==> design/flow/design.v <==
module clock_gen(CLK, RESET_N, CLK_FT, CLK_DC, CLK_EX, CLK_WB);
    input          CLK;
    input          RESET_N;
    output         CLK_FT;
    output         CLK_DC;
    output         CLK_EX;
    output         CLK_WB;
    reg            CLK_FT;
    reg            CLK_DC;
    reg            CLK_EX;
    reg            CLK_WB;
    reg [1:0]      COUNT;
    always@(posedge CLK) begin
        if(RESET_N == 1'b0) begin
            COUNT  <= 2'b00;
            CLK_FT <= 0;
            CLK_DC <= 0;
            CLK_EX <= 0;
            CLK_WB <= 0;
        end else begin
        COUNT <= COUNT + 2'b01;
        if(COUNT == 2'b00) begin
            CLK_FT <= 1;
            CLK_DC <= 0;
            CLK_EX <= 0;
            CLK_WB <= 0;
        end 
        else if(COUNT == 2'b01) begin
            CLK_FT <= 0;
            CLK_DC <= 1;
            CLK_EX <= 0;
            CLK_WB <= 0;
        end 
        else if(COUNT == 2'b10) begin
            CLK_FT <= 0;
            CLK_DC <= 0;
            CLK_EX <= 1;
            CLK_WB <= 0;
        end 
        else if(COUNT == 2'b11) begin
            CLK_FT <= 0;
            CLK_DC <= 0;
            CLK_EX <= 0;
            CLK_WB <= 1;
        end
        end
    end
endmodule
module fetch(CLK, CLK_FT, PROM_DATA, PROM_OUT);
    input         CLK;
    input         CLK_FT;
    input [14:0]  PROM_DATA;
    output [14:0] PROM_OUT;
    reg [14:0]    PROM_OUT;
    always@(posedge CLK) begin
        if(CLK_FT)
            PROM_OUT <= PROM_DATA;
    end
endmodule  
module decode(CLK, CLK_DC, PROM_OUT, OP_CODE, OP_DATA);
    input        CLK;
    input        CLK_DC;
    input [14:0] PROM_OUT;
    output [3:0] OP_CODE;
    output [7:0] OP_DATA;
    reg [3:0]    OP_CODE;
    reg [7:0]    OP_DATA;
    always@(posedge CLK) begin
        if(CLK_DC) begin
        OP_CODE <= PROM_OUT[14:11];
        OP_DATA <= PROM_OUT[7:0];
        end
    end
endmodule  
module reg_dc(CLK, CLK_DC, N_REG_IN, REG_0, REG_1, REG_2, REG_3, REG_4, REG_5,
              REG_6, REG_7, N_REG_OUT, REG_OUT);
    input         CLK;
    input         CLK_DC;
    input [2:0]   N_REG_IN;
    input [15:0]  REG_0;
    input [15:0]  REG_1;
    input [15:0]  REG_2;
    input [15:0]  REG_3;
    input [15:0]  REG_4;
    input [15:0]  REG_5;
    input [15:0]  REG_6;
    input [15:0]  REG_7;
    output [2:0]  N_REG_OUT;
    output [15:0] REG_OUT;
    reg [2:0]     N_REG_OUT;
    reg [15:0]    REG_OUT;
    always@(posedge CLK) if(CLK_DC) begin
        N_REG_OUT <= N_REG_IN;
        case(N_REG_IN)
            3'b000: REG_OUT <= REG_0;
            3'b001: REG_OUT <= REG_1;
            3'b010: REG_OUT <= REG_2;
            3'b011: REG_OUT <= REG_3;
            3'b100: REG_OUT <= REG_4;
            3'b101: REG_OUT <= REG_5;
            3'b110: REG_OUT <= REG_6;
            3'b111: REG_OUT <= REG_7;
        endcase  
    end
endmodule  
module ram_dc(CLK, CLK_DC, RAM_AD_IN, RAM_0, RAM_1, RAM_2, RAM_3, RAM_4, RAM_5,
              RAM_6, RAM_7, IO65_IN, RAM_AD_OUT, RAM_OUT);
    input         CLK;
    input         CLK_DC;
    input [7:0]   RAM_AD_IN;
    input [15:0]  RAM_0;
    input [15:0]  RAM_1;
    input [15:0]  RAM_2;
    input [15:0]  RAM_3;
    input [15:0]  RAM_4;
    input [15:0]  RAM_5;
    input [15:0]  RAM_6;
    input [15:0]  RAM_7;
    input [15:0]  IO65_IN;
    output [7:0]  RAM_AD_OUT;
    output [15:0] RAM_OUT;
    reg [7:0]     RAM_AD_OUT;
    reg [15:0]    RAM_OUT;
    always@(posedge CLK) if(CLK_DC) begin
        RAM_AD_OUT <= RAM_AD_IN;
        case(RAM_AD_IN)
            8'h00: RAM_OUT <= RAM_0;
            8'h01: RAM_OUT <= RAM_1;
            8'h02: RAM_OUT <= RAM_2;
            8'h03: RAM_OUT <= RAM_3;
            8'h04: RAM_OUT <= RAM_4;
            8'h05: RAM_OUT <= RAM_5;
            8'h06: RAM_OUT <= RAM_6;
            8'h07: RAM_OUT <= RAM_7;
            8'h40: RAM_OUT <= IO65_IN;
            default: RAM_OUT <= 16'hFFFF;
        endcase
    end
endmodule  
module exec(CLK, CLK_EX, RESET_N, OP_CODE, REG_A, REG_B, OP_DATA, RAM_OUT, P_COUNT,
            REG_IN, RAM_IN, REG_WEN, RAM_WEN, HALT);
    input         CLK;
    input         CLK_EX;
    input         RESET_N;
    input [3:0]   OP_CODE;
    input [15:0]  REG_A;
    input [15:0]  REG_B;
    input [7:0]   OP_DATA;
    input [15:0]  RAM_OUT;
    output [7:0]  P_COUNT;
    output [15:0] REG_IN;
    output [15:0] RAM_IN;
    output        REG_WEN;
    output        RAM_WEN;
    output        HALT;
    reg [7:0]     P_COUNT;
    reg [15:0]    REG_IN;
    reg [15:0]    RAM_IN;
    reg           REG_WEN;
    reg           RAM_WEN;
    reg           CMP_FLAG;
    reg           HALT;
    always@(posedge CLK) begin
        if(RESET_N == 1'b0) begin
            P_COUNT <= 0;
            CMP_FLAG <= 0;
            REG_WEN <= 0;
            RAM_WEN <= 0;
            HALT <= 0;
        end else if(CLK_EX) begin
            case(OP_CODE)
                4'h0: begin      
                    REG_IN  <= REG_B;
                    REG_WEN <= 1;
                    RAM_WEN <= 0;
                    P_COUNT <= P_COUNT + 8'h01;
                end
                4'h1: begin      
                    REG_IN  <= REG_A + REG_B;
                    REG_WEN <= 1;
                    RAM_WEN <= 0;
                    P_COUNT <= P_COUNT + 8'h01;
                end
                4'h2: begin      
                    REG_IN  <= REG_A - REG_B;
                    REG_WEN <= 1;
                    RAM_WEN <= 0;
                    P_COUNT <= P_COUNT + 8'h01;
                end
                4'h3: begin      
                    REG_IN  <= REG_A & REG_B;
                    REG_WEN <= 1;
                    RAM_WEN <= 0;
                    P_COUNT <= P_COUNT + 8'h01;
                end
                4'h4: begin      
                    REG_IN  <= REG_A | REG_B;
                    REG_WEN <= 1;
                    RAM_WEN <= 0;
                    P_COUNT <= P_COUNT + 8'h01;
                end
                4'h5: begin      
                    REG_IN  <= (REG_A << 1);
                    REG_WEN <= 1;
                    RAM_WEN <= 0;
                    P_COUNT <= P_COUNT + 8'h01;
                end
                4'h6: begin      
                    REG_IN  <= (REG_A >> 1);
                    REG_WEN <= 1;
                    RAM_WEN <= 0;
                    P_COUNT <= P_COUNT + 8'h01;
                end
                4'h7: begin      
                    REG_IN  <= ((REG_A >> 1) | REG_A & 16'h8000);
                    REG_WEN <= 1;
                    RAM_WEN <= 0;
                    P_COUNT <= P_COUNT + 8'h01;
                end 
                4'h8: begin      
                    REG_IN  <= {REG_A[15:8], OP_DATA};
                    REG_WEN <= 1;
                    RAM_WEN <= 0;
                    P_COUNT <= P_COUNT + 8'h01;
                end
                4'h9: begin      
                    REG_IN  <= {OP_DATA, REG_A[7:0]};
                    REG_WEN <= 1;
                    RAM_WEN <= 0;
                    P_COUNT <= P_COUNT + 8'h01;
                end
                4'hA: begin      
                    CMP_FLAG <= REG_A == REG_B ? 1'b1 : 1'b0;
                    REG_WEN  <= 0;
                    RAM_WEN  <= 0;
                    P_COUNT <= P_COUNT + 8'h01;
                end
                4'hB: begin      
                    REG_WEN <= 0;
                    RAM_WEN <= 0;
                    P_COUNT <= CMP_FLAG ? OP_DATA : P_COUNT + 8'h01;
                end
                4'hC: begin      
                    REG_WEN <= 0;
                    RAM_WEN <= 0;
                    P_COUNT <= OP_DATA;
                end
                4'hD: begin      
                    REG_IN  <= RAM_OUT;
                    REG_WEN <= 1;
                    RAM_WEN <= 0;
                    P_COUNT <= P_COUNT + 8'h01;
                end
                4'hE: begin      
                    RAM_IN  <= REG_A;
                    REG_WEN <= 0;
                    RAM_WEN <= 1;
                    P_COUNT <= P_COUNT + 8'h01;
                end
                4'hF: begin      
                    REG_WEN <= 0;
                    RAM_WEN <= 0;
                    HALT <= 1;
                end
            endcase  
        end  
    end  
endmodule  
module reg_wb(CLK, CLK_WB, RESET_N, N_REG, REG_IN, REG_WEN, REG_0, REG_1, REG_2,
              REG_3, REG_4, REG_5, REG_6, REG_7);
    input         CLK;
    input         CLK_WB;
    input         RESET_N;
    input [2:0]   N_REG;
    input [15:0]  REG_IN;
    input         REG_WEN;
    output [15:0] REG_0;
    output [15:0] REG_1;
    output [15:0] REG_2;
    output [15:0] REG_3;
    output [15:0] REG_4;
    output [15:0] REG_5;
    output [15:0] REG_6;
    output [15:0] REG_7;
    reg [15:0]    REG_0;
    reg [15:0]    REG_1;
    reg [15:0]    REG_2;
    reg [15:0]    REG_3;
    reg [15:0]    REG_4;
    reg [15:0]    REG_5;
    reg [15:0]    REG_6;
    reg [15:0]    REG_7;
    always@(posedge CLK) begin
        if(RESET_N == 1'b0) begin
            REG_0 <= 0;
            REG_1 <= 0;
            REG_2 <= 0;
            REG_3 <= 0;
            REG_4 <= 0;
            REG_5 <= 0;
            REG_6 <= 0;
            REG_7 <= 0;
        end else if(CLK_WB) begin
            if(REG_WEN) begin
                case(N_REG)
                    3'h0: REG_0 <= REG_IN;
                    3'h1: REG_1 <= REG_IN;
                    3'h2: REG_2 <= REG_IN;
                    3'h3: REG_3 <= REG_IN;
                    3'h4: REG_4 <= REG_IN;
                    3'h5: REG_5 <= REG_IN;
                    3'h6: REG_6 <= REG_IN;
                    3'h7: REG_7 <= REG_IN;
                endcase  
            end  
        end  
    end  
endmodule  
module ram_wb(CLK, CLK_WB, RESET_N, RAM_ADDR, RAM_IN, RAM_WEN, RAM_0, RAM_1, RAM_2, RAM_3,
              RAM_4, RAM_5, RAM_6, RAM_7, IO64_OUT);
    input         CLK;
    input         CLK_WB;
    input         RESET_N;
    input [7:0]   RAM_ADDR;
    input [15:0]  RAM_IN;
    input         RAM_WEN;
    output [15:0] RAM_0;
    output [15:0] RAM_1;
    output [15:0] RAM_2;
    output [15:0] RAM_3;
    output [15:0] RAM_4;
    output [15:0] RAM_5;
    output [15:0] RAM_6;
    output [15:0] RAM_7;
    output [15:0] IO64_OUT;
    reg [15:0]    RAM_0;
    reg [15:0]    RAM_1;
    reg [15:0]    RAM_2;
    reg [15:0]    RAM_3;
    reg [15:0]    RAM_4;
    reg [15:0]    RAM_5;
    reg [15:0]    RAM_6;
    reg [15:0]    RAM_7;
    reg [15:0]    IO64_OUT;
    always@(posedge CLK) begin
        if(RESET_N == 1'b0) begin
            RAM_0 <= 0;
            RAM_1 <= 0;
            RAM_2 <= 0;
            RAM_3 <= 0;
            RAM_4 <= 0;
            RAM_5 <= 0;
            RAM_6 <= 0;
            RAM_7 <= 0;
            IO64_OUT <= 0;
        end else if(CLK_WB && RAM_WEN) begin
            case(RAM_ADDR)
                8'h0: RAM_0 <= RAM_IN;
                8'h1: RAM_1 <= RAM_IN;
                8'h2: RAM_2 <= RAM_IN;
                8'h3: RAM_3 <= RAM_IN;
                8'h4: RAM_4 <= RAM_IN;
                8'h5: RAM_5 <= RAM_IN;
                8'h6: RAM_6 <= RAM_IN;
                8'h7: RAM_7 <= RAM_IN;
                8'h40: IO64_OUT <= RAM_IN;
            endcase  
        end  
    end  
endmodule  
module cpu15(CLK, RESET_N, IO65_IN, IO64_OUT, PROM_ADDR, PROM_DATA, HALT);
    input         CLK;
    input         RESET_N;
    input [15:0]  IO65_IN;
    output [15:0] IO64_OUT;
    output [7:0]  PROM_ADDR;
    input [14:0]  PROM_DATA;
    output        HALT;
    wire          CLK_FT;
    wire          CLK_DC;
    wire          CLK_EX;
    wire          CLK_WB;
    wire [7:0]    P_COUNT;
    wire [14:0]   PROM_OUT;
    wire [3:0]    OP_CODE;
    wire [7:0]    OP_DATA;
    wire [15:0]   REG_0;
    wire [15:0]   REG_1;
    wire [15:0]   REG_2;
    wire [15:0]   REG_3;
    wire [15:0]   REG_4;
    wire [15:0]   REG_5;
    wire [15:0]   REG_6;
    wire [15:0]   REG_7;
    wire [2:0]    N_REG_A;
    wire [2:0]    N_REG_B;
    wire [15:0]   REG_A;
    wire [15:0]   REG_B;
    wire [15:0]   RAM_0;
    wire [15:0]   RAM_1;
    wire [15:0]   RAM_2;
    wire [15:0]   RAM_3;
    wire [15:0]   RAM_4;
    wire [15:0]   RAM_5;
    wire [15:0]   RAM_6;
    wire [15:0]   RAM_7;
    wire [7:0]    RAM_ADDR;
    wire [15:0]   RAM_OUT;
    wire [15:0]   REG_IN;
    wire [15:0]   RAM_IN;
    wire          REG_WEN;
    wire          RAM_WEN;
    clock_gen C1(CLK, RESET_N, CLK_FT, CLK_DC, CLK_EX, CLK_WB);
    assign PROM_ADDR = P_COUNT;
    fetch C2(CLK, CLK_FT, PROM_DATA, PROM_OUT);
    decode C3(CLK, CLK_DC, PROM_OUT, OP_CODE, OP_DATA);
    reg_dc C4(CLK, CLK_DC, PROM_OUT[10:8], REG_0, REG_1, REG_2, REG_3, REG_4, REG_5,
              REG_6, REG_7, N_REG_A, REG_A);
    reg_dc C5(CLK, CLK_DC, PROM_OUT[7:5], REG_0, REG_1, REG_2, REG_3, REG_4, REG_5,
              REG_6, REG_7, N_REG_B, REG_B);
    ram_dc C6(CLK, CLK_DC, PROM_OUT[7:0], RAM_0, RAM_1, RAM_2, RAM_3, RAM_4, RAM_5,
              RAM_6, RAM_7, IO65_IN, RAM_ADDR, RAM_OUT);
    exec C7(CLK, CLK_EX, RESET_N, OP_CODE, REG_A, REG_B, OP_DATA, RAM_OUT, P_COUNT,
            REG_IN, RAM_IN, REG_WEN, RAM_WEN, HALT);
    reg_wb C8(CLK, CLK_WB, RESET_N, N_REG_A, REG_IN, REG_WEN, REG_0, REG_1, REG_2,
              REG_3, REG_4, REG_5, REG_6, REG_7);
    ram_wb C9(CLK, CLK_WB, RESET_N, RAM_ADDR, RAM_IN, RAM_WEN, RAM_0, RAM_1, RAM_2, RAM_3,
              RAM_4, RAM_5, RAM_6, RAM_7, IO64_OUT);
endmodule  
==> design/flow/run.sh <==
#!/bin/bash
# the make line also repeats each setting of config.mk as NAME=value (left out here)
make -C /OpenROAD-flow-scripts/flow DESIGN_CONFIG=/design/flow/config.mk WORK_HOME=/design/flow/orfs CLKGATE_MAP_FILE= finish
==> design/flow/config.mk <==
export PLATFORM = sky130hd
export DESIGN_NAME = cpu15
export DESIGN_NICKNAME = cpu15
export VERILOG_FILES = /design/flow/design.v
export SDC_FILE = /design/flow/constraint.sdc
export NUM_CORES = 4
export LEC_CHECK = 0
export CAP_MARGIN = 20
export CORE_MARGIN = 2
export CORE_UTILIZATION = 71
export CTS_CLUSTER_SIZE = 41
export PLACE_DENSITY_LB_ADDON = 0.15
export SLEW_MARGIN = 40
==> design/flow/constraint.sdc <==
create_clock -name core_clock -period 3.43 [get_ports {CLK}]
set_input_delay 0.6860 -clock core_clock [delete_from_list [all_inputs] [get_ports {CLK}]]
set_output_delay 0.6860 -clock core_clock [all_outputs]
set_load 0.01 [all_outputs]
==> results.ini, run 1 <==
[status]
outcome = complete, no violations

[synth]
yosysTopAreaCell = dfxtp_1
simple_gate_area_share_pct = 18.8
synth_cells = 2440
yosys_warnings = 8
edf_count = 110
ys_top_cells_by_area = dfxtp_1, edfxtp_1, nand2_1
syn_area_per_cell_um2 = 8.66
topCombFamilyByArea = AND-OR/OR-AND gates
yosysMostFrequentCell = nand2_1
top_cell_area_share_pct = 27.5
synth_cell_types = 74
flop_cell = dfxtp_1
synthMuxAreaShare_pct = 7.73
ys_seq_elements = 400
fp_nets = 2531
ys_seq_share_pct = 43.1
synth.cells.most_frequent = nand2_1, dfxtp_1, a21boi_0
syn-cell-area_um2 = 21100
async_flop_share_pct = 0
ys_sh_xor_pct = 0.0829
ys_sh_aoi_pct = 21.8
synth_chip_area_um2 = 21100
ys_cells = 2440
synthAdderAreaFrac_pct = 3.51

[final_timing]
hold_viol_final = 0
setup_slack_ns = 0.318
period_used_pct = 90.7
report.final.slew_viol_count = 0
relSlewSlack_pct = 34.4
fin_crit_ns = 3.11
tightest_slew_ns = 0.981
finalSetupTns_ns = 0
finalClockSkew_ns = 0.0202
setup_viol = 0
rsz0062_at_grt = false
fmax_mhz = 321

[setup_path]
required_ns = 3.70
cp_slowest_cell = ha_1
critPathLaunchType = flop
crit_family = AND-OR/OR-AND gates
crit_path_end_kind = flop
timing.rr.start = C4.REG_OUT[7]$_DFFE_PP_
worst-path-buf-inv = 2
worstPathArrival_ns = 3.38
max_stage_delay_ns = 0.53
startpoint = C4.REG_OUT[7]$_DFFE_PP_
rrSetupSlack_ns = 0.32
crit_chain = inv_1 > ha_1 > inv_1 > a21oi_1 > o21ai_0 > a22oi_1 > mux2_2 > a22oi_1 > a32oi_1
path_class = flop to flop
r2r-end = C7.REG_IN[11]$_DFFE_PP_
crit_path_end = C7.REG_IN[11]$_DFFE_PP_
rr_worst_depth = 9
path_depth = 9
critical_path.max_fanout = 10

[floorplan]
fp_util_pct = 71.6
io-pin-count = 58
rows = 63
die-area_um2 = 31100
dieWidth_um = 176
coreArea_um2 = 29500
die_h_um = 176

[route]
ant_nets = 0
drt_drc_violations_left = 0
post_drt_wl_per_cell_um = 25.6
vias_per_cell = 7.04
firstDrtPassIters = 7
num_vias = 19800
routed_wl_um = 72200
n_antenna_cell = 0
first_iter_violations = 3701

[clocking]
clock_sinks = 400
cts_buffers = 42
clock_latency_ns = 0.56
cts_resized = 0
htree_levels = 2
clk_pin_slew_ns = 0.07
cts_setup_buffers = 0
ctsHoldBuffers = 0
clockBufferDepth = 3
cts_tree = yes
cts-root-buf = clkbuf_16

[place]
gp_congestion = 0.962
dp_slack_ns = 0.478
port_buffers = 57
dpl.hpwl_um = 46300

[job]
warnings = 68
drv_cap = 0

[pwr]
p_leak_nw = 7.97
p_switching_mw = 2.55
power.largest_group = registers
power.share.combinational_pct = 6.7
internal-power_mw = 7.95
p_clk_mw = 4.84
pg_seq_mw = 4.96
peakVddDrop_uv = 465
seq_power_share_pct = 47.3
p_comb_mw = 0.704
p_per_area_nw_per_um2 = 450
clockPowerShare_pct = 46.0
p_sw_share_pct = 24.3

[layout]
final_net_count = 2484
syn2layout_area_growth_pct = 10.6
nFillCells = 1835

[worst_hold_path]
holdPathStages = 2
worstHoldEndpoint = C7.HALT$_SDFFE_PN0P_
hp-start = RESET_N
min_path_type = input port to flop

[global_routing]
grt_max_degree = 185
grtUsageTotal_pct = 45.6
grt_pass1_wl_um = 109000
antenna_found_initial = 2
grt_pass1_vias = 19100
gr-total-overflow = 0

## routing by layer
| layer | track usage [%] | vias to the layer above | wire length (um) |
|---|---|---|---|
| met2 | 70.0 | 1746 | 31800 |
| met5 | 0 | - | 43 |
| met4 | 23.7 | 4 | 4190 |
| met1 | 60.1 | 9261 | 25700 |
| met3 | 11.2 | 405 | 10400 |
| li1 | - | 8419 | - |
## stage by stage
stage	cells	utilization, %	hold WS [ns]	instance area (um^2)	power (mW)
global route	2817	79.2	0.409	23400	10.7
finish	2817	79.2	0.414	23400	10.5
floorplan	2440	-	0.400	21100	5.48
detailed placement	2738	74.3	0.413	21900	5.72
CTS	2816	79.2	0.409	23300	10.4
global placement	2737	74.1	0.421	21800	5.71
## cell type report
class                   instances  area [um^2]  area share (%)
inverters                      69          259            1.11
clock inverters                22          235            1.01
repair buffers                108         1030            4.40
clock buffers                  56         1210            5.17
multi-input cells            1772        11000            47.2
flip-flops and latches        400         9110            39.0
well taps                     390          488            2.09
==> run 2, diff against run 1 <==
CORE_UTILIZATION = 59   (was 71)
CTS_CLUSTER_SIZE = not set   (was 41)
PLACE_DENSITY_LB_ADDON = not set   (was 0.15)
SETUP_SLACK_MARGIN = 2.0   (was not set)
SLEW_MARGIN = 20   (was 40)
clock period = 6.86 ns   (was 3.43 ns; I/O delays follow)
==> results.ini, run 2 <==
[status]
outcome = complete, no violations

[setup_path]
timing.rr.start = C3.OP_CODE[0]$_DFFE_PP_
crit_chain = buf_4 > inv_1 > nand3_1 > nor3_1 > o2bb2ai_1 > a31oi_1 > o211ai_1 > o32a_1
cp_slowest_cell = nand3_1
path_class = flop to flop
r2r-end = C7.REG_IN[12]$_DFFE_PP_
rr_worst_depth = 8
worstPathArrival_ns = 3.44
worst-path-buf-inv = 2
rrSetupSlack_ns = 3.71
crit_family = buffers and inverters
max_stage_delay_ns = 0.68
crit_path_end = C7.REG_IN[12]$_DFFE_PP_
critPathLaunchType = flop
path_depth = 8
crit_path_end_kind = flop
required_ns = 7.16
startpoint = C3.OP_CODE[0]$_DFFE_PP_
critical_path.max_fanout = 58

[floorplan]
io-pin-count = 58
coreArea_um2 = 35400
fp_util_pct = 59.7
die_h_um = 193
rows = 69
die-area_um2 = 37300
dieWidth_um = 193

[pwr]
peakVddDrop_uv = 191
p_sw_share_pct = 24.0
p_per_area_nw_per_um2 = 221
p_switching_mw = 1.22
p_comb_mw = 0.346
clockPowerShare_pct = 44.8
internal-power_mw = 3.88
p_clk_mw = 2.29
pg_seq_mw = 2.47
p_leak_nw = 7.77
seq_power_share_pct = 48.4
total_power_mw = 5.10
power.largest_group = registers
power.share.combinational_pct = 6.8

[global_routing]
met2_usage_pct = 52.6
met1_usage_pct = 50.6
grt_pass1_wl_um = 102000
grtUsageTotal_pct = 35.4
grt_max_degree = 108
antenna_found_initial = 0
grt_pass1_vias = 17100
use_met3_pct = 7.91
gr-total-overflow = 0
busiest_layer = met2

[layout]
finish.instance_area_um2 = 23000
final-comb-area_um2 = 11000
post_layout_nonfiller_instances = 2857
final_net_count = 2454
nFillCells = 3031
flop_area_um2 = 9110
syn2layout_area_growth_pct = 9.10

[clocking]
cts_buffers = 43
clock_latency_ns = 0.58
htree_levels = 2
clock_sinks = 400
cts_tree = yes
cts_setup_buffers = 0
ctsHoldBuffers = 0
clk_pin_slew_ns = 0.06
clockBufferDepth = 3
cts_resized = 0
cts-root-buf = clkbuf_16

[synth]
synthMuxAreaShare_pct = 7.73
synthAdderAreaFrac_pct = 3.51
yosys_warnings = 8
edf_count = 110
yosysTopAreaCell = dfxtp_1
topCombFamilyByArea = AND-OR/OR-AND gates
ys_top_cells_by_area = dfxtp_1, edfxtp_1, nand2_1
ys_sh_xor_pct = 0.0829
synth_cell_types = 74
syn-cell-area_um2 = 21100
flop_cell = dfxtp_1
fp_nets = 2531
top_cell_area_share_pct = 27.5
yosysMostFrequentCell = nand2_1
synth.cells.most_frequent = nand2_1, dfxtp_1, a21boi_0
synth_chip_area_um2 = 21100
simple_gate_area_share_pct = 18.8
syn_area_per_cell_um2 = 8.66
ys_cells = 2440
async_flop_share_pct = 0
synth_cells = 2440
ys_sh_aoi_pct = 21.8
ys_seq_share_pct = 43.1
ys_seq_elements = 400

[worst_hold_path]
holdPathStages = 0
hp-start = C2.PROM_OUT[13]$_DFFE_PP_
min_path_type = flop to flop
worstHoldEndpoint = C3.OP_CODE[2]$_DFFE_PP_

[job]
warnings = 68
drv_cap = 0

[final_timing]
fin_crit_ns = 3.15
relSlewSlack_pct = 23.7
setup_viol = 0
tightest_slew_ns = 1.14
finalClockSkew_ns = 0.0182
period_used_pct = 45.9
hold_viol_final = 0
setup_slack_ns = 3.71
rsz0062_at_grt = false
finalSetupTns_ns = 0
report.final.slew_viol_count = 0
fmax_mhz = 318

[route]
routed_wl_um = 67400
ant_nets = 0
firstDrtPassIters = 6
num_vias = 18200
vias_per_cell = 6.39
first_iter_violations = 2113
n_antenna_cell = 0
drt_drc_violations_left = 0
post_drt_wl_per_cell_um = 23.6

[place]
place_inst = 2779
port_buffers = 57
gp_congestion = 0.938
place_area_um2 = 21700
dp_slack_ns = 3.50
dpl.hpwl_um = 43200

## run 2: per-layer routing
| layer | up-vias | wire length [um] |
|---|---|---|
| li1 | 8357 | - |
| met1 | 8717 | 28300 |
| met2 | 1019 | 29300 |
| met3 | 154 | 7300 |
| met4 | 0 | 2490 |
| met5 | - | 0 |
## run 2: cell type report
cell class	instances	share of cell area, %
clock buffer	59	5.24
clock inverter	19	0.717
inverter	69	1.12
multi-input combinational	1772	47.8
sequential	400	39.5
tap	461	2.50
timing repair buffer	77	3.13
## run 2: through the flow
step	hold WS [ns]	utilization, %
4_1_cts	0.421	65.1
3_3_place_gp	0.410	61.2
6_report	0.421	65.1
5_1_grt	0.439	65.1
3_5_place_dp	0.406	61.2
2_1_floorplan	0.400	-
==> run 3, diff against run 2 <==
ABC_AREA = 1   (was not set)
CORE_UTILIZATION = 71   (was 59)
CTS_CLUSTER_SIZE = 15   (was not set)
PLACE_DENSITY_LB_ADDON = 0.21   (was not set)
SETUP_SLACK_MARGIN = not set   (was 2.0)
SLEW_MARGIN = 40   (was 20)
clock period = 2.59 ns   (was 6.86 ns; I/O delays follow)
==> results.ini, run 3 <==
[status]
outcome = complete, no violations

[global_routing]
grtUsageTotal_pct = 48.4
gr-total-overflow = 0
antenna_found_initial = 7
grt_max_degree = 135
grt_pass1_wl_um = 107000
grt_pass1_vias = 19100

[job]
drv_cap = 0
warnings = 68

[clocking]
cts_tree = yes
clockBufferDepth = 3
htree_levels = 2
ctsHoldBuffers = 0
cts_buffers = 41
clk_pin_slew_ns = 0.07
clock_latency_ns = 0.55
clock_sinks = 400
cts-root-buf = clkbuf_16

[setup_path]
startpoint = C4.REG_OUT[9]$_DFFE_PP_
rr_worst_depth = 8
crit_family = flip-flops
worstPathArrival_ns = 2.71
critPathLaunchType = flop
crit_path_end = C7.REG_IN[14]$_DFFE_PP_
path_depth = 8
timing.rr.start = C4.REG_OUT[9]$_DFFE_PP_
required_ns = 2.86
worst-path-buf-inv = 1
cp_slowest_cell = edfxtp_1
crit_path_end_kind = flop
max_stage_delay_ns = 0.57
path_class = flop to flop
crit_chain = inv_1 > ha_1 > a21oi_1 > nand2_1 > a21oi_1 > nand3_1 > nand3_1 > nand4_1
rrSetupSlack_ns = 0.15
critical_path.max_fanout = 9
r2r-end = C7.REG_IN[14]$_DFFE_PP_

[final_timing]
report.final.slew_viol_count = 0
finalSetupTns_ns = 0
rsz0062_at_grt = false
hold_ws_ns = 0.459
setup_viol = 0
tightest_slew_ns = 0.793
fin_crit_ns = 2.44
fmax_mhz = 411
finalClockSkew_ns = 0.0285
period_used_pct = 94.0
hold_viol_final = 0
relSlewSlack_pct = 47.1

[layout]
nFillCells = 1642
final_net_count = 2575
final-comb-area_um2 = 8750
flop_area_um2 = 9110
syn2layout_area_growth_pct = 11.9

[route]
post_drt_wl_per_cell_um = 24.8
ant_nets = 0
firstDrtPassIters = 13
num_vias = 19900
first_iter_violations = 3743
routed_wl_um = 71100
vias_per_cell = 6.94
drt_drc_violations_left = 0

[pwr]
p_per_area_nw_per_um2 = 599
power.share.combinational_pct = 4.2
p_leak_nw = 8.28
p_clk_mw = 6.08
pg_seq_mw = 6.54
p_comb_mw = 0.551
p_switching_mw = 3.07
clockPowerShare_pct = 46.2
power.largest_group = registers
internal-power_mw = 10.1
p_sw_share_pct = 23.3
seq_power_share_pct = 49.7
total_power_mw = 13.2
peakVddDrop_uv = 673

[floorplan]
rows = 60
dieWidth_um = 170
io-pin-count = 58
die-area_um2 = 29000
fp_util_pct = 72.6
coreArea_um2 = 27000
die_h_um = 170

[synth]
edf_count = 110
synthMuxAreaShare_pct = 0
top_cell_area_share_pct = 29.6
ys_seq_elements = 400
ys_sh_aoi_pct = 22.6
synth_chip_area_um2 = 19600
synth.cells.most_frequent = nand2_1, dfxtp_1, inv_1
ys_cells = 2446
syn_area_per_cell_um2 = 8.02
simple_gate_area_share_pct = 18.0
ys_top_cells_by_area = dfxtp_1, edfxtp_1, nand2_1
topCombFamilyByArea = AND-OR/OR-AND gates
synth_cells = 2446
yosysMostFrequentCell = nand2_1
ys_seq_share_pct = 46.4
synth_cell_types = 49
yosys_warnings = 8
ys_sh_xor_pct = 0.179
flop_cell = dfxtp_1
fp_nets = 2537
synthAdderAreaFrac_pct = 3.77
yosysTopAreaCell = dfxtp_1
syn-cell-area_um2 = 19600
async_flop_share_pct = 0

[worst_hold_path]
hp-start = RESET_N
worstHoldEndpoint = C7.RAM_IN[13]$_DFFE_PP_
holdPathStages = 3
min_path_type = input port to flop

[place]
port_buffers = 57
gp_congestion = 0.970
dpl.hpwl_um = 44100

==> run 3: final cells by class <==
type / instances / area share [%]
Timing Repair Buffer: 124 / 5.16
Clock buffer: 63 / 5.74
Tap cell: 341 / 1.94
Antenna cell: 5 / 0.0570
Multi-Input combinational cell: 1608 / 39.8
Clock inverter: 12 / 0.496
Sequential cell: 400 / 41.5
Inverter: 309 / 5.31
==> run 3: through the flow <==
step / util, % / instances / worst slack, ns / area [um^2]
CTS: 81.2 / 2857 / 0.0987 / 21900
floorplan: - / 2446 / 0.265 / 19600
global route: 81.2 / 2857 / 0.000907 / 22000
detailed placement: 76.1 / 2782 / 0.186 / 20600
global placement: 76.1 / 2782 / 0.197 / 20600
finish: 81.3 / 2862 / 0.155 / 22000
==> run 3: what timing repair did <==
action,CTS,global route
setup buffers,0,0
setup endpoints to repair,0,7
gates resized,0,1
==> run 3: per-layer routing <==
layer,vias up,track usage (%),share of wire [%]
li1,8449,-,-
met1,8991,61.7,35
met2,1914,73.4,42
met3,509,16.5,16
met4,4,24.7,6.6
met5,-,0,0.044
==> run 4, diff against run 3 <==
CORE_UTILIZATION = 72   (was 71)
CTS_CLUSTER_DIAMETER = 234   (was not set)
CTS_CLUSTER_SIZE = not set   (was 15)
clock period = 6.61 ns   (was 2.59 ns; I/O delays follow)
==> results.ini, run 4 <==
[status]
outcome = complete, no violations

[pwr]
internal-power_mw = 3.86
pg_seq_mw = 2.56
power.share.combinational_pct = 4.2
clockPowerShare_pct = 44.7
power.largest_group = registers
peakVddDrop_uv = 246
seq_power_share_pct = 51.2
p_leak_nw = 7.98
p_switching_mw = 1.15
p_comb_mw = 0.209
p_clk_mw = 2.23
p_per_area_nw_per_um2 = 233
p_sw_share_pct = 22.9

[layout]
final-comb-area_um2 = 8800
nFillCells = 1692
final_util_pct = 79.8
finish.instance_area_um2 = 21400
syn2layout_area_growth_pct = 9.28
final_net_count = 2519
flop_area_um2 = 9110

[route]
ant_nets = 0
n_antenna_cell = 0
first_iter_violations = 3628
routed_wl_um = 66500
drt_drc_violations_left = 0
num_vias = 19300
vias_per_cell = 6.91
post_drt_wl_per_cell_um = 23.8
firstDrtPassIters = 10

[global_routing]
grtUsageTotal_pct = 45.6
grt_max_degree = 142
grt_pass1_wl_um = 101000
antenna_found_initial = 4
gr-total-overflow = 0
grt_pass1_vias = 18400

[floorplan]
die_h_um = 169
coreArea_um2 = 26900
dieWidth_um = 169
fp_util_pct = 73.0
rows = 60
io-pin-count = 58
die-area_um2 = 28600

[synth]
synth_chip_area_um2 = 19600
ys_sh_aoi_pct = 22.6
ys_sh_xor_pct = 0.179
ys_seq_elements = 400
async_flop_share_pct = 0
syn-cell-area_um2 = 19600
flop_cell = dfxtp_1
simple_gate_area_share_pct = 18.0
synthMuxAreaShare_pct = 0
yosys_warnings = 8
ys_seq_share_pct = 46.4
synthAdderAreaFrac_pct = 3.77
yosysTopAreaCell = dfxtp_1
edf_count = 110
fp_nets = 2537
synth_cell_types = 49
yosysMostFrequentCell = nand2_1
synth.cells.most_frequent = nand2_1, dfxtp_1, inv_1
ys_cells = 2446
topCombFamilyByArea = AND-OR/OR-AND gates
ys_top_cells_by_area = dfxtp_1, edfxtp_1, nand2_1
syn_area_per_cell_um2 = 8.02
synth_cells = 2446
top_cell_area_share_pct = 29.6

[setup_path]
cp_slowest_cell = nand3_2
max_stage_delay_ns = 0.47
path_depth = 10
crit_path_end = C6.RAM_OUT[6]$_DFFE_PP_
path_class = flop to flop
rr_worst_depth = 10
required_ns = 6.84
critical_path.max_fanout = 17
crit_chain = buf_6 > buf_6 > inv_1 > nand3_2 > inv_2 > nand2_2 > nor2_4 > nor3_4 > inv_2 > nand4_1
critPathLaunchType = flop
worst-path-buf-inv = 5
r2r-end = C6.RAM_OUT[6]$_DFFE_PP_
startpoint = C2.PROM_OUT[5]$_DFFE_PP_
timing.rr.start = C2.PROM_OUT[5]$_DFFE_PP_
rrSetupSlack_ns = 3.44
crit_path_end_kind = flop
crit_family = simple AND/OR/NAND/NOR gates
worstPathArrival_ns = 3.40

[place]
dpl.hpwl_um = 41700
gp_congestion = 0.945
port_buffers = 57
place_area_um2 = 20200

[clocking]
cts_tree = yes
htree_levels = 2
clk_pin_slew_ns = 0.06
cts_buffers = 39
cts_setup_buffers = 0
cts_resized = 0
clockBufferDepth = 3
clock_sinks = 400
clock_latency_ns = 0.54
cts-root-buf = clkbuf_16
ctsHoldBuffers = 0

[final_timing]
finalClockSkew_ns = 0.0343
fin_crit_ns = 3.17
hold_viol_final = 0
fmax_mhz = 316
report.final.slew_viol_count = 0
finalSetupTns_ns = 0
period_used_pct = 47.9
tightest_slew_ns = 0.994
relSlewSlack_pct = 33.5
rsz0062_at_grt = false
setup_viol = 0

[worst_hold_path]
worstHoldEndpoint = C3.OP_CODE[0]$_DFFE_PP_
hp-start = C2.PROM_OUT[11]$_DFFE_PP_
holdPathStages = 0
min_path_type = flop to flop

[job]
drv_cap = 0
warnings = 66

==> run 4: cell type report <==
| cell class | count | share of cell area [%] |
|---|---|---|
| Multi-Input combinational cell | 1608 | 41.0 |
| Tap cell | 341 | 1.99 |
| Timing Repair Buffer | 70 | 3.23 |
| Inverter | 309 | 5.44 |
| Sequential cell | 400 | 42.5 |
| Clock buffer | 63 | 5.54 |
| Clock inverter | 7 | 0.292 |
==> run 4: stage by stage <==
stage	power [mW]	hold WS [ns]	std cells	worst slack, ns
6_report	5.00	0.420	2798	3.44
4_1_cts	4.94	0.421	2798	3.63
3_5_place_dp	2.80	0.408	2728	3.50
2_1_floorplan	2.72	0.400	2446	2.99
5_1_grt	5.06	0.424	2798	3.49
3_3_place_gp	2.79	0.405	2724	3.36
==> run 4: layer usage <==
metal / global-route usage [%] / up-vias / wire [um]
li1: - / 8329 / -
met4: 21.9 / 8 / 3710
met2: 70.7 / 1759 / 29200
met3: 12.2 / 401 / 9780
met5: 0 / - / 53
met1: 59.7 / 8850 / 23800
==> run 5, diff against run 4 <==
CORE_UTILIZATION = 66   (was 72)
CTS_CLUSTER_DIAMETER = not set   (was 234)
CTS_CLUSTER_SIZE = 99   (was not set)
PLACE_DENSITY_LB_ADDON = not set   (was 0.21)
clock period = 8.31 ns   (was 6.61 ns; I/O delays follow)
==> results.ini, run 5 <==
[floorplan]
dieWidth_um = 176
die-area_um2 = 31100
io-pin-count = 58
die_h_um = 176
coreArea_um2 = 29500
rows = 63
fp_util_pct = 66.6

[pwr]
p_leak_nw = 8.00
clockPowerShare_pct = 44.9
p_sw_share_pct = 23.1
total_power_mw = 3.98
p_per_area_nw_per_um2 = 185
p_comb_mw = 0.157
power.largest_group = registers
seq_power_share_pct = 51.1
power.share.combinational_pct = 3.9
pg_seq_mw = 2.04
internal-power_mw = 3.06
peakVddDrop_uv = 179
p_clk_mw = 1.79
p_switching_mw = 0.922

[job]
drv_cap = 0
warnings = 69

[synth]
syn-cell-area_um2 = 19600
ys_cells = 2446
synthMuxAreaShare_pct = 0
ys_seq_share_pct = 46.4
ys_sh_aoi_pct = 22.6
topCombFamilyByArea = AND-OR/OR-AND gates
synth_cell_types = 49
yosys_warnings = 8
syn_area_per_cell_um2 = 8.02
top_cell_area_share_pct = 29.6
async_flop_share_pct = 0
synth_cells = 2446
synthAdderAreaFrac_pct = 3.77
synth.cells.most_frequent = nand2_1, dfxtp_1, inv_1
yosysTopAreaCell = dfxtp_1
flop_cell = dfxtp_1
edf_count = 110
yosysMostFrequentCell = nand2_1
simple_gate_area_share_pct = 18.0
ys_sh_xor_pct = 0.179
synth_chip_area_um2 = 19600
ys_seq_elements = 400
fp_nets = 2537
ys_top_cells_by_area = dfxtp_1, edfxtp_1, nand2_1

[setup_path]
max_stage_delay_ns = 0.59
path_class = flop to output pin
crit_chain = clkdlybuf4s50_1
required_ns = 6.65
cp_slowest_cell = clkdlybuf4s50_1
worst-path-buf-inv = 1
timing.rr.start = C2.PROM_OUT[5]$_DFFE_PP_
rrSetupSlack_ns = 5.07
crit_path_end = PROM_ADDR[7]
crit_path_end_kind = output pin
critPathLaunchType = flop
startpoint = C7.P_COUNT[7]$_SDFFE_PN0P_
crit_family = buffers and inverters
worstPathArrival_ns = 1.59
critical_path.max_fanout = 3
r2r-end = C6.RAM_OUT[6]$_DFFE_PP_
rr_worst_depth = 10
path_depth = 1

[global_routing]
grtUsageTotal_pct = 39.2
gr-total-overflow = 0
grt_pass1_vias = 16700
grt_pass1_wl_um = 94000
grt_max_degree = 134
antenna_found_initial = 1

[route]
wl_met2_um = 27300
post_drt_wl_per_cell_um = 21.8
ant_nets = 0
top_layer = met4
drt_drc_violations_left = 0
num_vias = 18200
routed_wl_um = 62100
firstDrtPassIters = 6
dr_wl_met3_um = 7100
vias_per_cell = 6.39
first_iter_violations = 2466
wl_met1_um = 25200

[clocking]
cts_setup_buffers = 0
clock_sinks = 400
clockBufferDepth = 3
cts_resized = 0
ctsHoldBuffers = 0
cts-root-buf = clkbuf_16
cts_tree = yes
htree_levels = 2
cts_buffers = 40
clock_latency_ns = 0.56
clk_pin_slew_ns = 0.06

[place]
place_inst = 2776
place_area_um2 = 20200
port_buffers = 57
dp_slack_ns = 4.70
dpl.hpwl_um = 41300
gp_congestion = 0.996

[final_timing]
fin_crit_ns = 3.26
period_used_pct = 39.2
hold_viol_final = 0
fmax_mhz = 307
setup_slack_ns = 5.05
tightest_slew_ns = 0.917
relSlewSlack_pct = 38.7
hold_ws_ns = 0.481
setup_viol = 0
report.final.slew_viol_count = 0
rsz0062_at_grt = false
finalSetupTns_ns = 0
finalClockSkew_ns = 0.0293

[layout]
finish.instance_area_um2 = 21500
syn2layout_area_growth_pct = 9.76
final-comb-area_um2 = 8800
final_util_pct = 73.1
post_layout_nonfiller_instances = 2852
nFillCells = 2247
flop_area_um2 = 9110
final_net_count = 2519

[worst_hold_path]
holdPathStages = 2
min_path_type = flop to flop
hp-start = C8.REG_7[12]$_SDFFE_PN0P_
worstHoldEndpoint = C8.REG_7[12]$_SDFFE_PN0P_

[status]
outcome = complete, no violations

-- run 5: cell type report --
type / instances / area share (%)
inverter: 309 / 5.41
tap: 390 / 2.27
multi-input combinational: 1608 / 40.8
sequential: 400 / 42.3
timing repair buffer: 69 / 3.14
antenna: 2 / 0.0232
clock buffer: 58 / 5.34
clock inverter: 16 / 0.674
-- run 5: per-layer routing --
metal / vias up / track usage, %
li1: 8353 / -
met1: 8462 / 55.0
met2: 1189 / 59.9
met3: 215 / 8.07
met4: 0 / 15.1
met5: - / 0
==> run 6, diff against run 5 <==
ABC_AREA = not set   (was 1)
CORE_UTILIZATION = 64   (was 66)
CTS_CLUSTER_SIZE = not set   (was 99)
MAX_ROUTING_LAYER = met4   (was not set)
PLACE_DENSITY_LB_ADDON = 0.01   (was not set)
SETUP_SLACK_MARGIN = 2.0   (was not set)
SLEW_MARGIN = 20   (was 40)
clock period = 6.86 ns   (was 8.31 ns; I/O delays follow)
==> results.ini, run 6 <==
[floorplan]
rows = 66
io-pin-count = 58
dieWidth_um = 186
coreArea_um2 = 32500
die-area_um2 = 34500
fp_util_pct = 64.9
die_h_um = 186

[synth]
async_flop_share_pct = 0
top_cell_area_share_pct = 27.5
ys_sh_aoi_pct = 21.8
ys_sh_xor_pct = 0.0829
synth_cells = 2440
edf_count = 110
simple_gate_area_share_pct = 18.8
ys_seq_share_pct = 43.1
flop_cell = dfxtp_1
synthMuxAreaShare_pct = 7.73
ys_seq_elements = 400
syn-cell-area_um2 = 21100
yosysMostFrequentCell = nand2_1
synth.cells.most_frequent = nand2_1, dfxtp_1, a21boi_0
yosysTopAreaCell = dfxtp_1
topCombFamilyByArea = AND-OR/OR-AND gates
ys_top_cells_by_area = dfxtp_1, edfxtp_1, nand2_1
synth_chip_area_um2 = 21100
synth_cell_types = 74
yosys_warnings = 8
syn_area_per_cell_um2 = 8.66
fp_nets = 2531
ys_cells = 2440
synthAdderAreaFrac_pct = 3.51

[setup_path]
timing.rr.start = C3.OP_CODE[0]$_DFFE_PP_
critPathLaunchType = flop
crit_family = simple AND/OR/NAND/NOR gates
worstPathArrival_ns = 3.63
cp_slowest_cell = buf_4
crit_path_end_kind = flop
path_class = flop to flop
worst-path-buf-inv = 2
max_stage_delay_ns = 0.53
crit_chain = buf_4 > inv_1 > nor2_1 > nand2_1 > nor4_1 > mux2i_1 > o21ai_0 > o32a_1
rrSetupSlack_ns = 3.65
r2r-end = C7.REG_IN[12]$_DFFE_PP_
rr_worst_depth = 8
critical_path.max_fanout = 58
crit_path_end = C7.REG_IN[12]$_DFFE_PP_
required_ns = 7.28
startpoint = C3.OP_CODE[0]$_DFFE_PP_
path_depth = 8

[pwr]
p_comb_mw = 0.340
peakVddDrop_uv = 199
power.share.combinational_pct = 6.6
clockPowerShare_pct = 45.2
power.largest_group = registers
p_leak_nw = 7.77
p_per_area_nw_per_um2 = 223
pg_seq_mw = 2.48
p_sw_share_pct = 24.0
internal-power_mw = 3.91
p_switching_mw = 1.23
seq_power_share_pct = 48.2
p_clk_mw = 2.32

[route]
ant_nets = 0
first_iter_violations = 2288
post_drt_wl_per_cell_um = 24.0
firstDrtPassIters = 6
vias_per_cell = 6.58
drt_drc_violations_left = 0
n_antenna_cell = 0
num_vias = 18700
routed_wl_um = 68000

[place]
dpl.hpwl_um = 44000
gp_congestion = 1.01
port_buffers = 57
dp_slack_ns = 3.54

[final_timing]
report.final.slew_viol_count = 0
setup_viol = 0
relSlewSlack_pct = 24.4
hold_viol_final = 0
period_used_pct = 46.7
finalClockSkew_ns = 0.0180
rsz0062_at_grt = false
fin_crit_ns = 3.21
finalSetupTns_ns = 0
setup_slack_ns = 3.65
tightest_slew_ns = 1.13
fmax_mhz = 312

[global_routing]
antenna_found_initial = 0
grt_pass1_vias = 17500
grt_max_degree = 112
grt_pass1_wl_um = 102000
grtUsageTotal_pct = 40.5
gr-total-overflow = 0

[clocking]
cts_setup_buffers = 0
clockBufferDepth = 3
clk_pin_slew_ns = 0.06
ctsHoldBuffers = 0
cts_buffers = 42
clock_latency_ns = 0.58
cts_resized = 0
cts-root-buf = clkbuf_16
clock_sinks = 400
cts_tree = yes
htree_levels = 2

[worst_hold_path]
holdPathStages = 0
min_path_type = flop to flop
hp-start = C2.PROM_OUT[14]$_DFFE_PP_
worstHoldEndpoint = C3.OP_CODE[3]$_DFFE_PP_

[status]
outcome = complete, no violations

[job]
warnings = 66
drv_cap = 0

[layout]
final_net_count = 2452
syn2layout_area_growth_pct = 9.02

==> run 6: per-stage QoR <==
step	utilization (%)	hold slack [ns]	area [um^2]	power (mW)	instances
6_report	70.8	0.431	23000	5.14	2835
4_1_cts	70.7	0.432	23000	5.13	2835
3_3_place_gp	66.5	0.418	21600	2.85	2759
2_1_floorplan	-	0.400	21100	2.74	2440
3_5_place_dp	66.5	0.405	21600	2.86	2759
5_1_grt	70.8	0.433	23000	5.25	2835
==> run 6: cell type report <==
class	count	area [um^2]
Clock buffer	63	1210
Fill cell	2580	9510
Multi-Input combinational cell	1772	11000
Timing Repair Buffer	76	714
Inverter	69	259
Clock inverter	13	170
Sequential cell	400	9110
Tap cell	442	553
==> run 6: per-layer routing <==
layer / wire length, um / track usage (%) / vias up
li1: - / - / 8349
met1: 27200 / 54.4 / 8911
met2: 30300 / 59.6 / 1190
met3: 7860 / 8.22 / 204
met4: 2730 / 17.9 / 0
met5: 0 / - / -
==> run 7, diff against run 6 <==
CORE_UTILIZATION = 66   (was 64)
MAX_ROUTING_LAYER = not set   (was met4)
PLACE_DENSITY_LB_ADDON = not set   (was 0.01)
SETUP_SLACK_MARGIN = -0.5   (was 2.0)
TNS_END_PERCENT = 5   (was not set)
==> results.ini, run 7 <==
[clocking]
cts_resized = 0
clockBufferDepth = 3
clock_sinks = 400
clk_pin_slew_ns = 0.06
cts_setup_buffers = 0
clock_latency_ns = 0.56
cts_buffers = 42
ctsHoldBuffers = 0
cts_tree = yes
htree_levels = 2
cts-root-buf = clkbuf_16

[setup_path]
worstPathArrival_ns = 3.73
r2r-end = C7.REG_IN[13]$_DFFE_PP_
cp_slowest_cell = edfxtp_1
rrSetupSlack_ns = 3.41
critical_path.max_fanout = 9
crit_path_end_kind = flop
critPathMostFrequentCell = inv_1
required_ns = 7.14
path_class = flop to flop
crit_path_end = C7.REG_IN[13]$_DFFE_PP_
startpoint = C4.REG_OUT[4]$_DFFE_PP_
crit_family = AND-OR/OR-AND gates
worst-path-buf-inv = 2
critPathLaunchType = flop
timing.rr.start = C4.REG_OUT[4]$_DFFE_PP_
rr_worst_depth = 9
path_depth = 9
max_stage_delay_ns = 0.53
crit_chain = inv_1 > ha_1 > inv_1 > a21oi_1 > o221ai_2 > a22oi_1 > a221oi_1 > or4_1 > o2111ai_1

[route]
post_drt_wl_per_cell_um = 24.0
dr_wl_met3_um = 7840
vias_per_cell = 6.73
firstDrtPassIters = 5
num_vias = 18800
wl_met1_um = 26800
first_iter_violations = 2526
drt_drc_violations_left = 0
top_layer = met4
ant_nets = 0
routed_wl_um = 67100
wl_met2_um = 29400

[final_timing]
hold_viol_final = 0
fin_crit_ns = 3.45
period_used_pct = 50.3
fmax_mhz = 290
finalSetupTns_ns = 0
report.final.slew_viol_count = 0
tightest_slew_ns = 1.17
setup_viol = 0
rsz0062_at_grt = false
relSlewSlack_pct = 21.8
finalClockSkew_ns = 0.0384

[synth]
flop_cell = dfxtp_1
synth_cells = 2440
synth.cells.most_frequent = nand2_1, dfxtp_1, a21boi_0
synth_cell_types = 74
synth_chip_area_um2 = 21100
topCombFamilyByArea = AND-OR/OR-AND gates
synthMuxAreaShare_pct = 7.73
ys_sh_xor_pct = 0.0829
fp_nets = 2531
ys_top_cells_by_area = dfxtp_1, edfxtp_1, nand2_1
async_flop_share_pct = 0
edf_count = 110
ys_cells = 2440
synthAdderAreaFrac_pct = 3.51
ys_seq_share_pct = 43.1
yosys_warnings = 8
ys_seq_elements = 400
syn-cell-area_um2 = 21100
yosysTopAreaCell = dfxtp_1
top_cell_area_share_pct = 27.5
syn_area_per_cell_um2 = 8.66
simple_gate_area_share_pct = 18.8
ys_sh_aoi_pct = 21.8
yosysMostFrequentCell = nand2_1

[global_routing]
antenna_found_initial = 1
grt_pass1_wl_um = 103000
grt_pass1_vias = 17700
grt_max_degree = 116
grtUsageTotal_pct = 39.8
gr-total-overflow = 0

[layout]
final_net_count = 2453
syn2layout_area_growth_pct = 8.97

[status]
outcome = complete, no violations

[pwr]
seq_power_share_pct = 47.9
power.share.combinational_pct = 6.7
p_switching_mw = 1.21
p_sw_share_pct = 23.5
internal-power_mw = 3.95
peakVddDrop_uv = 227
total_power_mw = 5.17
p_comb_mw = 0.347
p_leak_nw = 7.78
p_clk_mw = 2.35
p_per_area_nw_per_um2 = 224
clockPowerShare_pct = 45.4
power.largest_group = registers
pg_seq_mw = 2.47

[job]
drv_cap = 0
warnings = 72

[floorplan]
coreArea_um2 = 31600
rows = 65
die_h_um = 183
die-area_um2 = 33500
io-pin-count = 58
fp_util_pct = 66.9
dieWidth_um = 183

[place]
gp_congestion = 0.956
dpl.hpwl_um = 42900
port_buffers = 57

[worst_hold_path]
holdPathStages = 0
hp-start = C2.PROM_OUT[11]$_DFFE_PP_
worstHoldEndpoint = C3.OP_CODE[0]$_DFFE_PP_
min_path_type = flop to flop

[run 7: area by class of cell]
cell class	instances	area, um^2
multi-input combinational	1772	11000
sequential	400	9110
fill	2442	8540
clock buffer	66	1300
timing repair buffer	77	722
tap	402	503
inverter	69	259
clock inverter	7	118
antenna	1	2.50
[run 7: metrics by stage]
step                      hold slack (ns)  std cells  instance area [um^2]  utilization, %  worst slack, ns
final                               0.432       2794                 23000            72.9             3.41
after global routing                0.444       2793                 23000            72.9             3.37
after CTS                           0.435       2793                 23000            72.9             3.57
after detailed placement            0.410       2720                 21600            68.4             3.09
after global placement              0.414       2720                 21600            68.4             3.18
after floorplan                     0.400       2440                 21100               -             3.64
[run 7: per-layer routing]
layer  up-vias  global-route usage, %
met5         -                      0
met4         0                   17.8
met3       233                   7.92
met2      1244                   60.4
met1      8966                   55.6
li1       8349                      -
==> run 8, diff against run 7 <==
CORE_UTILIZATION = 71   (was 66)
PLACE_DENSITY_LB_ADDON = 0.21   (was not set)
SETUP_SLACK_MARGIN = not set   (was -0.5)
SLEW_MARGIN = 40   (was 20)
TNS_END_PERCENT = not set   (was 5)
clock period = 3.43 ns   (was 6.86 ns; I/O delays follow)
==> results.ini, run 8 <==
[synth]
synth_cell_types = 74
async_flop_share_pct = 0
synth_cells = 2440
flop_cell = dfxtp_1
syn_area_per_cell_um2 = 8.66
ys_cells = 2440
synthMuxAreaShare_pct = 7.73
ys_sh_xor_pct = 0.0829
topCombFamilyByArea = AND-OR/OR-AND gates
yosys_warnings = 8
fp_nets = 2531
top_cell_area_share_pct = 27.5
syn-cell-area_um2 = 21100
simple_gate_area_share_pct = 18.8
synth_chip_area_um2 = 21100
yosysTopAreaCell = dfxtp_1
ys_sh_aoi_pct = 21.8
ys_seq_elements = 400
ys_top_cells_by_area = dfxtp_1, edfxtp_1, nand2_1
ys_seq_share_pct = 43.1
yosysMostFrequentCell = nand2_1
synthAdderAreaFrac_pct = 3.51
edf_count = 110
synth.cells.most_frequent = nand2_1, dfxtp_1, a21boi_0

[setup_path]
crit_family = AND-OR/OR-AND gates
crit_path_end = C7.REG_IN[15]$_DFFE_PP_
r2r-end = C7.REG_IN[15]$_DFFE_PP_
critical_path.max_fanout = 9
startpoint = C4.REG_OUT[4]$_DFFE_PP_
critPathLaunchType = flop
worst-path-buf-inv = 2
max_stage_delay_ns = 0.47
path_class = flop to flop
path_depth = 9
crit_chain = inv_1 > ha_1 > inv_1 > a21oi_1 > o221ai_2 > a22oi_1 > a22oi_1 > mux2i_1 > o32a_1
timing.rr.start = C4.REG_OUT[4]$_DFFE_PP_
required_ns = 3.72
cp_slowest_cell = edfxtp_1
crit_path_end_kind = flop
worstPathArrival_ns = 3.43
rrSetupSlack_ns = 0.30
rr_worst_depth = 9

[worst_hold_path]
worstHoldEndpoint = C3.OP_CODE[1]$_DFFE_PP_
hp-start = C2.PROM_OUT[12]$_DFFE_PP_
holdPathStages = 0
min_path_type = flop to flop

[final_timing]
relSlewSlack_pct = 34.1
finalSetupTns_ns = 0
hold_viol_final = 0
setup_viol = 0
report.final.slew_viol_count = 0
finalClockSkew_ns = 0.0282
rsz0062_at_grt = false
tightest_slew_ns = 0.989
fmax_mhz = 319
period_used_pct = 91.4
fin_crit_ns = 3.13

[layout]
final_net_count = 2484
final-comb-area_um2 = 11000
flop_area_um2 = 9110
post_layout_nonfiller_instances = 2816
nFillCells = 1895
syn2layout_area_growth_pct = 10.6

[job]
warnings = 66
drv_cap = 0

[route]
post_drt_wl_per_cell_um = 25.2
first_iter_violations = 3494
ant_nets = 0
routed_wl_um = 70900
drt_drc_violations_left = 0
firstDrtPassIters = 7
n_antenna_cell = 0
vias_per_cell = 6.97
num_vias = 19600

[pwr]
power.share.combinational_pct = 6.6
pg_seq_mw = 4.97
p_comb_mw = 0.697
seq_power_share_pct = 47.4
peakVddDrop_uv = 489
clockPowerShare_pct = 46.0
p_sw_share_pct = 23.7
total_power_mw = 10.5
p_per_area_nw_per_um2 = 449
power.largest_group = registers
p_leak_nw = 7.98
internal-power_mw = 8.00
p_clk_mw = 4.82
p_switching_mw = 2.48

[global_routing]
grt_pass1_wl_um = 106000
antenna_found_initial = 0
grt_pass1_vias = 18400
gr-total-overflow = 0
grt_max_degree = 229
grtUsageTotal_pct = 44.2

[clocking]
cts-root-buf = clkbuf_16
cts_tree = yes
cts_resized = 0
ctsHoldBuffers = 0
cts_setup_buffers = 0
clockBufferDepth = 3
cts_buffers = 41
clock_latency_ns = 0.56
clock_sinks = 400
clk_pin_slew_ns = 0.07
htree_levels = 2

[status]
outcome = complete, no violations

[floorplan]
coreArea_um2 = 29500
fp_util_pct = 71.6
die_h_um = 176
dieWidth_um = 176
rows = 63
die-area_um2 = 31100
io-pin-count = 58

[place]
port_buffers = 57
gp_congestion = 0.984
dpl.hpwl_um = 45800
place_inst = 2739

run 8: layout make-up:
class	instances	area share, %
Timing Repair Buffer	109	4.30
Clock inverter	10	0.552
Tap cell	390	2.09
Clock buffer	66	5.75
Multi-Input combinational cell	1772	47.2
Sequential cell	400	39.0
Inverter	69	1.11
run 8: per-layer routing:
| metal | vias up | part of all wire (%) | track usage, % |
|---|---|---|---|
| li1 | 8420 | - | - |
| met1 | 9219 | 38 | 60.0 |
| met2 | 1620 | 43 | 67.5 |
| met3 | 358 | 13 | 9.37 |
| met4 | 0 | 5.8 | 22.0 |
| met5 | - | 0 | 0 |
run 8: metrics by stage:
step                      instance area (um^2)  hold WS [ns]  util [%]  setup WS, ns
after floorplan                          21100         0.400         -         0.501
after global placement                   21800         0.433      74.1         0.453
after detailed placement                 21900         0.408      74.2         0.397
after CTS                                23300         0.442      79.2         0.364
after global routing                     23400         0.453      79.2         0.181
final                                    23400         0.440      79.2         0.295
==> run 9, diff against run 8 <==
CAP_MARGIN = 10   (was 20)
CELL_PAD_IN_SITES_DETAIL_PLACEMENT = 2   (was not set)
CELL_PAD_IN_SITES_GLOBAL_PLACEMENT = 2   (was not set)
CORE_ASPECT_RATIO = 1.44   (was not set)
CORE_MARGIN = 6   (was 2)
CORE_UTILIZATION = 69   (was 71)
CTS_CLUSTER_DIAMETER = 63   (was not set)
CTS_CLUSTER_SIZE = 48   (was not set)
GPL_ROUTABILITY_DRIVEN = 0   (was not set)
GPL_TIMING_DRIVEN = 0   (was not set)
HOLD_SLACK_MARGIN = 0.15   (was not set)
PLACE_DENSITY_LB_ADDON = 0.15   (was 0.21)
TNS_END_PERCENT = 15   (was not set)
clock period = 4.01 ns   (was 3.43 ns; I/O delays follow)
==> results.ini, run 9 <==
[status]
outcome = aborted with a tool error
haltStage = global placement without I/O (3_1_place_gp_skip_io)
firstError = [ERROR FLW-0024] Place density exceeds 1.0 (current PLACE_DENSITY_LB_ADDON =  0.15). Please check if the value of  PLACE_DENSITY_LB_ADDON is between 0 and 0.99.

[synth]
ys_sh_xor_pct = 0.0829
ys_seq_share_pct = 43.1
yosysTopAreaCell = dfxtp_1
synthAdderAreaFrac_pct = 3.51
async_flop_share_pct = 0
top_cell_area_share_pct = 27.5
ys_sh_aoi_pct = 21.8
syn_area_per_cell_um2 = 8.66
edf_count = 110
syn-cell-area_um2 = 21100
simple_gate_area_share_pct = 18.8
ys_top_cells_by_area = dfxtp_1, edfxtp_1, nand2_1
ys_cells = 2440
synth_cell_types = 74
yosysMostFrequentCell = nand2_1
flop_cell = dfxtp_1
synthMuxAreaShare_pct = 7.73
fp_nets = 2531
ys_seq_elements = 400
synth.cells.most_frequent = nand2_1, dfxtp_1, a21boi_0
topCombFamilyByArea = AND-OR/OR-AND gates
yosys_warnings = 8
synth_chip_area_um2 = 21100
synth_cells = 2440

[floorplan]
dieWidth_um = 158
fp_util_pct = 70.3
die_h_um = 222
die-area_um2 = 35000
coreArea_um2 = 30000
rows = 76

==> run 10, diff against run 9 <==
ABC_AREA = 1   (was not set)
CELL_PAD_IN_SITES_DETAIL_PLACEMENT = 0   (was 2)
CELL_PAD_IN_SITES_GLOBAL_PLACEMENT = not set   (was 2)
CORE_ASPECT_RATIO = 1.05   (was 1.44)
CORE_MARGIN = 2   (was 6)
CORE_UTILIZATION = 72   (was 69)
CTS_CLUSTER_DIAMETER = 266   (was 63)
CTS_CLUSTER_SIZE = not set   (was 48)
GPL_ROUTABILITY_DRIVEN = 1   (was 0)
GPL_TIMING_DRIVEN = 1   (was 0)
HOLD_SLACK_MARGIN = not set   (was 0.15)
PLACE_DENSITY_LB_ADDON = 0.2   (was 0.15)
SETUP_SLACK_MARGIN = 0.51   (was not set)
TNS_END_PERCENT = 100   (was 15)
clock period = 2.55 ns   (was 4.01 ns; I/O delays follow)
==> results.ini, run 10 <==
[synth]
yosys_warnings = 8
ys_sh_aoi_pct = 22.6
synth.cells.most_frequent = nand2_1, dfxtp_1, inv_1
simple_gate_area_share_pct = 18.0
top_cell_area_share_pct = 29.6
synth_cells = 2446
flop_cell = dfxtp_1
async_flop_share_pct = 0
synthMuxAreaShare_pct = 0
yosysMostFrequentCell = nand2_1
synth_chip_area_um2 = 19600
edf_count = 110
fp_nets = 2537
ys_top_cells_by_area = dfxtp_1, edfxtp_1, nand2_1
yosysTopAreaCell = dfxtp_1
topCombFamilyByArea = AND-OR/OR-AND gates
syn-cell-area_um2 = 19600
ys_sh_xor_pct = 0.179
synth_cell_types = 49
synthAdderAreaFrac_pct = 3.77
ys_seq_share_pct = 46.4
ys_cells = 2446
ys_seq_elements = 400
syn_area_per_cell_um2 = 8.02

[place]
port_buffers = 57
dpl.hpwl_um = 44200
gp_congestion = 0.997

[clocking]
cts_buffers = 41
clockBufferDepth = 3
htree_levels = 2
clock_sinks = 400
cts-root-buf = clkbuf_16

[floorplan]
io-pin-count = 58
dieWidth_um = 165
die_h_um = 173
die-area_um2 = 28600
coreArea_um2 = 26600
rows = 61
fp_util_pct = 73.7

[status]
outcome = aborted with a tool error
haltStage = global routing (5_1_grt)

[run 10: through the flow]
| step | power [mW] | instance area (um^2) | instances | hold slack, ns | worst slack (ns) |
|---|---|---|---|---|---|
| CTS | 13.3 | 22400 | 2884 | 0.281 | 0.422 |
| detailed placement | 7.28 | 20500 | 2786 | 0.411 | 0.219 |
| global placement | 7.25 | 20500 | 2786 | 0.408 | 0.192 |
| floorplan | 7.05 | 19600 | 2446 | 0.400 | 0.575 |
[run 10: what timing repair did]
action,in CTS
pin swaps,9
endpoints found under the setup margin,79
resized,65
setup buffers,21
gates cloned,1
hold buffers,0
No activity file was given, so power comes from the tool's default toggle rates.
